## fir_filter
module fir_filter
#(
    parameter NUM_ELEMENTS = 7
)
(
    input clk,
    input rst,
    input [ 7 : 0 ] weight_data,
    input [ 2 : 0 ] weight_idx,
    input weight_valid,
    output weight_ready,
    input [ 7 : 0 ] input_data,
    input input_valid,
    output input_ready,
    output [ 15 : 0 ] output_data,
    input output_ready,
    output output_valid
);
Size: roughly 1,900 cells after synthesis, roughly 43 I/O pins.
clock: 7.58 ns
lec_check: 0
cap_margin: 30
core_margin: 2
core_utilization: 72
cts_cluster_diameter: 31
hold_slack_margin: -0.09
slew_margin: 20
tns_end_percent: 40
run.sh (not shown) runs the stock make flow with config.mk's settings and CLKGATE_MAP_FILE=.
The first run produced a layout that fails on setup timing.
Rerun with:
--- a/flow/config.mk
+++ b/flow/config.mk
@@ -8 +8 @@
-export CAP_MARGIN = 30
+export CAP_MARGIN = 20
@@ -10,3 +10 @@
-export CORE_UTILIZATION = 72
-export CTS_CLUSTER_DIAMETER = 31
-export HOLD_SLACK_MARGIN = -0.09
+export CORE_UTILIZATION = 40
@@ -14 +11,0 @@
-export TNS_END_PERCENT = 40
==> flow/constraint.sdc (replaced) <==
create_clock -name core_clock -period 13.0 [get_ports {clk}]
set_input_delay 2.6000 -clock core_clock [delete_from_list [all_inputs] [get_ports {clk}]]
set_output_delay 2.6000 -clock core_clock [all_outputs]
set_load 0.01 [all_outputs]
After rerunning: The new run completed without violations. Final area drops by 6.5%. Routed wire length drops by 5.1%. Synthesized area does not change. Worst setup slack gets better by 3.1 ns. Die area climbs by 78%.
Rerun with:
--- a/flow/config.mk
+++ b/flow/config.mk
@@ -8,0 +9 @@
+export CORE_ASPECT_RATIO = 0.56
@@ -10,0 +12,2 @@
+export GPL_TIMING_DRIVEN = 0
+export SETUP_SLACK_MARGIN = 3.51
The new run produced a clean layout.
Routed wire length is higher by 12%.
Synthesized cell count is unchanged.
Clock power is higher by about 6%.
Via count is higher by 6.1%.
Cell count is higher by 4.5%.
Sequential share of layout area is lower by 0.51 points.
Hold slack is worse by 0.061 ns.
Critical path depth is lower by 3.
Power is higher by 18%.
Cell area is higher by 5.8%.
Sequential cell count stays the same.
Rerun with:
--- a/flow/config.mk
+++ b/flow/config.mk
@@ -11 +11 @@
-export CORE_UTILIZATION = 40
+export CORE_UTILIZATION = 22
@@ -12,0 +13,2 @@
+export MIN_ROUTING_LAYER = met2
+export PLACE_DENSITY_LB_ADDON = 0.05
- sequential cell count does not change
- wire length goes up by a quarter to a third
- global-route usage went up by 2.4 points

---

fir_filter again, from the RTL that the note above started with.
==> flow/design.v (excerpt) <==
module fir_filter
#(
    parameter NUM_ELEMENTS = 7
)
(
    input clk,
    input rst,
    input [ 7 : 0 ] weight_data,
    input [ 2 : 0 ] weight_idx,
    input weight_valid,
    output weight_ready,
    input [ 7 : 0 ] input_data,
    input input_valid,
    output input_ready,
    output [ 15 : 0 ] output_data,
    input output_ready,
    output output_valid
);
make LEC_CHECK=0 ABC_AREA=1 CAP_MARGIN=20 CORE_MARGIN=2 CORE_UTILIZATION=68 CTS_CLUSTER_DIAMETER=40 CTS_CLUSTER_SIZE=37 MAX_ROUTING_LAYER=met4 PLACE_DENSITY=0.35 SETUP_SLACK_MARGIN=1.21 SLEW_MARGIN=20 finish   # period 8.44 ns
The starting point ran to the end with violations: negative setup slack.
Change:
ABC_AREA = not set   (was 1)
CORE_UTILIZATION = 40   (was 68)
CTS_CLUSTER_DIAMETER = not set   (was 40)
CTS_CLUSTER_SIZE = not set   (was 37)
MAX_ROUTING_LAYER = not set   (was met4)
PLACE_DENSITY = not set   (was 0.35)
SETUP_SLACK_MARGIN = 2.89   (was 1.21)
clock period = 11.4 ns   (was 8.44 ns; I/O delays follow)
This time the run went through all stages and came out clean.
Worst setup slack improves by 2000 ps.
Sequential share of layout area is higher by 1.3 points.
Utilization is lower by 35 points.
Die area came out higher by about 60%.
Clock power came out lower by about 33%.
Final cell count shrinks by 14%.
Total power drops by 43%.
Count of clock-buffer cells in the layout went up by 1.
Wire length came out lower by about 9%.
Global-route usage went down by 16 points.
Cell area falls by 9.6%.
Change:
CTS_CLUSTER_DIAMETER = 282   (was not set)
CTS_CLUSTER_SIZE = 98   (was not set)
PLACE_DENSITY = 0.41   (was not set)
SETUP_SLACK_MARGIN = not set   (was 2.89)
clock period = 13.0 ns   (was 11.4 ns; I/O delays follow)
What happened: The new run completed with no timing, DRC or antenna violations. Critical path depth is lower by 2. Utilization is lower by 1.7 points. Final cell count is lower by 2.3%. Via count is lower by about 2%. Synthesized area stays the same.
Change:
ABC_AREA = 1   (was not set)
CORE_ASPECT_RATIO = 0.78   (was not set)
CTS_CLUSTER_DIAMETER = 274   (was 282)
CTS_CLUSTER_SIZE = 26   (was 98)
PLACE_DENSITY = not set   (was 0.41)
Outcome: Setup slack gets better by 100 ps. Sequential cell count stays the same. Worst hold slack loses 6.4 ps.

---

juniper:
Starting RTL as in the previous note.
make LEC_CHECK=0 CAP_MARGIN=20 CORE_MARGIN=2 CORE_UTILIZATION=71 CTS_CLUSTER_SIZE=18 HOLD_SLACK_MARGIN=-0.08 PLACE_DENSITY_LB_ADDON=0.18 SLEW_MARGIN=20 TNS_END_PERCENT=5 finish   # period 10.9 ns
Edits applied to the flow inputs when going from juniper to ember:
Settings: CTS_CLUSTER_DIAMETER newly set to 197; CTS_CLUSTER_SIZE changed from 18 to 74; SETUP_SLACK_MARGIN newly set to 2.03; CORE_UTILIZATION changed from 71 to 70; ABC_AREA newly set to 1; the clock period (ns, I/O delays scaled along) changed from 10.9 to 8.29.
--- outcome ---
- ember -> stages 100% | layout checks FAIL | setup timing
- Synthesized cell count (lower): juniper
- ember against juniper; power is up by more than half.
- ember ends up with a clock network fraction of design power that is 4.4 points lower than in juniper.

---

Starting RTL as in the previous note.
Design fir_filter, start of the top module:
module fir_filter
#(
    parameter NUM_ELEMENTS = 7
)
(
    input clk,
    input rst,
    input [ 7 : 0 ] weight_data,
    input [ 2 : 0 ] weight_idx,
    input weight_valid,
    output weight_ready,
    input [ 7 : 0 ] input_data,
    input input_valid,
    output input_ready,
    output [ 15 : 0 ] output_data,
    input output_ready,
    output output_valid
);
clock: 20.3 ns
lec_check: 0
abc_area: 1
cap_margin: 5
cell_pad_in_sites_global_placement: 1
core_aspect_ratio: 0.69
core_margin: 7
core_utilization: 39
cts_cluster_diameter: 276
cts_cluster_size: 77
gpl_routability_driven: 1
gpl_timing_driven: 0
hold_slack_margin: 0.14
min_routing_layer: met2
place_density: 0.82
setup_slack_margin: -1.32
slew_margin: 20
tns_end_percent: 10
The first run went through all stages and came out clean.
Change:
==> flow/config.mk (replaced) <==
export PLATFORM = sky130hd
export DESIGN_NAME = fir_filter
export DESIGN_NICKNAME = fir_filter
export VERILOG_FILES = /design/flow/design.v
export SDC_FILE = /design/flow/constraint.sdc
export NUM_CORES = 4
export LEC_CHECK = 0
export CAP_MARGIN = 20
export CORE_MARGIN = 2
export CORE_UTILIZATION = 20
export SLEW_MARGIN = 20
==> flow/constraint.sdc (replaced) <==
create_clock -name core_clock -period 11.4 [get_ports {clk}]
set_input_delay 2.2800 -clock core_clock [delete_from_list [all_inputs] [get_ports {clk}]]
set_output_delay 2.2800 -clock core_clock [all_outputs]
set_load 0.01 [all_outputs]
Effect: The changed run ran to the end with no violations; setup slack gets worse by 6.5 ns; area after synthesis fell by 5.7%; hold slack gets worse by 0.12 ns; cell count rose by 0.57%; cell area fell by 2.6%; power rose by 56%; first-iteration DRC count fell by 79%.

---

fir_filter again, from the RTL that the note above started with.
Settings: LEC_CHECK=0, CAP_MARGIN=20, CELL_PAD_IN_SITES_GLOBAL_PLACEMENT=2, CORE_MARGIN=2, CORE_UTILIZATION=43, HOLD_SLACK_MARGIN=-0.01, MAX_ROUTING_LAYER=met4, MIN_ROUTING_LAYER=met2, SETUP_SLACK_MARGIN=1.75, SLEW_MARGIN=0, TNS_END_PERCENT=40; clock period 6.55 ns.
The first run finished but failed the layout checks on setup timing.
==> next run, changes <==
==> flow/config.mk (replaced) <==
export PLATFORM = sky130hd
export DESIGN_NAME = fir_filter
export DESIGN_NICKNAME = fir_filter
export VERILOG_FILES = /design/flow/design.v
export SDC_FILE = /design/flow/constraint.sdc
export NUM_CORES = 4
export LEC_CHECK = 0
export CAP_MARGIN = 20
export CORE_MARGIN = 2
export CORE_UTILIZATION = 71
export CTS_CLUSTER_DIAMETER = 221
export SLEW_MARGIN = 20
==> flow/constraint.sdc (replaced) <==
create_clock -name core_clock -period 10.5 [get_ports {clk}]
set_input_delay 2.1000 -clock core_clock [delete_from_list [all_inputs] [get_ports {clk}]]
set_output_delay 2.1000 -clock core_clock [all_outputs]
set_load 0.01 [all_outputs]
The new run completed without violations.
Synthesized cell count does not change.
Sequential cell count does not change.
Worst setup slack gets better by 2.6 ns.
Cell count fell by 17%.
Sequential power fell by 36%.
Via count fell by 30%.
==> next run, changes <==
--- a/flow/config.mk
+++ b/flow/config.mk
@@ -8,5 +8,7 @@
 export CAP_MARGIN = 20
 export CORE_MARGIN = 2
-export CORE_UTILIZATION = 71
+export CORE_UTILIZATION = 68
 export CTS_CLUSTER_DIAMETER = 221
+export SETUP_SLACK_MARGIN = 0.26
 export SLEW_MARGIN = 20
+export TNS_END_PERCENT = 5
==> flow/constraint.sdc (replaced) <==
create_clock -name core_clock -period 9.93 [get_ports {clk}]
set_input_delay 1.9860 -clock core_clock [delete_from_list [all_inputs] [get_ports {clk}]]
set_output_delay 1.9860 -clock core_clock [all_outputs]
set_load 0.01 [all_outputs]
Total power climbs by 6.4%.
Synthesized cell count stays the same.
Setup slack degrades by 0.025 ns.
==> next run, changes <==
--- a/flow/config.mk
+++ b/flow/config.mk
@@ -9,6 +9,6 @@
 export CORE_MARGIN = 2
 export CORE_UTILIZATION = 68
-export CTS_CLUSTER_DIAMETER = 221
-export SETUP_SLACK_MARGIN = 0.26
+export HOLD_SLACK_MARGIN = -0.09
+export SETUP_SLACK_MARGIN = -0.55
 export SLEW_MARGIN = 20
 export TNS_END_PERCENT = 5
==> flow/constraint.sdc (replaced) <==
create_clock -name core_clock -period 8.32 [get_ports {clk}]
set_input_delay 1.6640 -clock core_clock [delete_from_list [all_inputs] [get_ports {clk}]]
set_output_delay 1.6640 -clock core_clock [all_outputs]
set_load 0.01 [all_outputs]
After rerunning:
- Now the flow produced a layout that fails on setup timing
- routed wire length stays flat
- combinational power grows by 29%
- final cell count climbs by 6.0%
- register-to-register slack degrades by 1.9 ns
- synthesized cell count is unchanged
- first-iteration DRC count is higher by 18%
- critical path depth shrinks by 3
- worst setup slack gets worse by 1.2 ns
- final area increases by about 5%
Power is estimated from default activity; no workload was simulated.
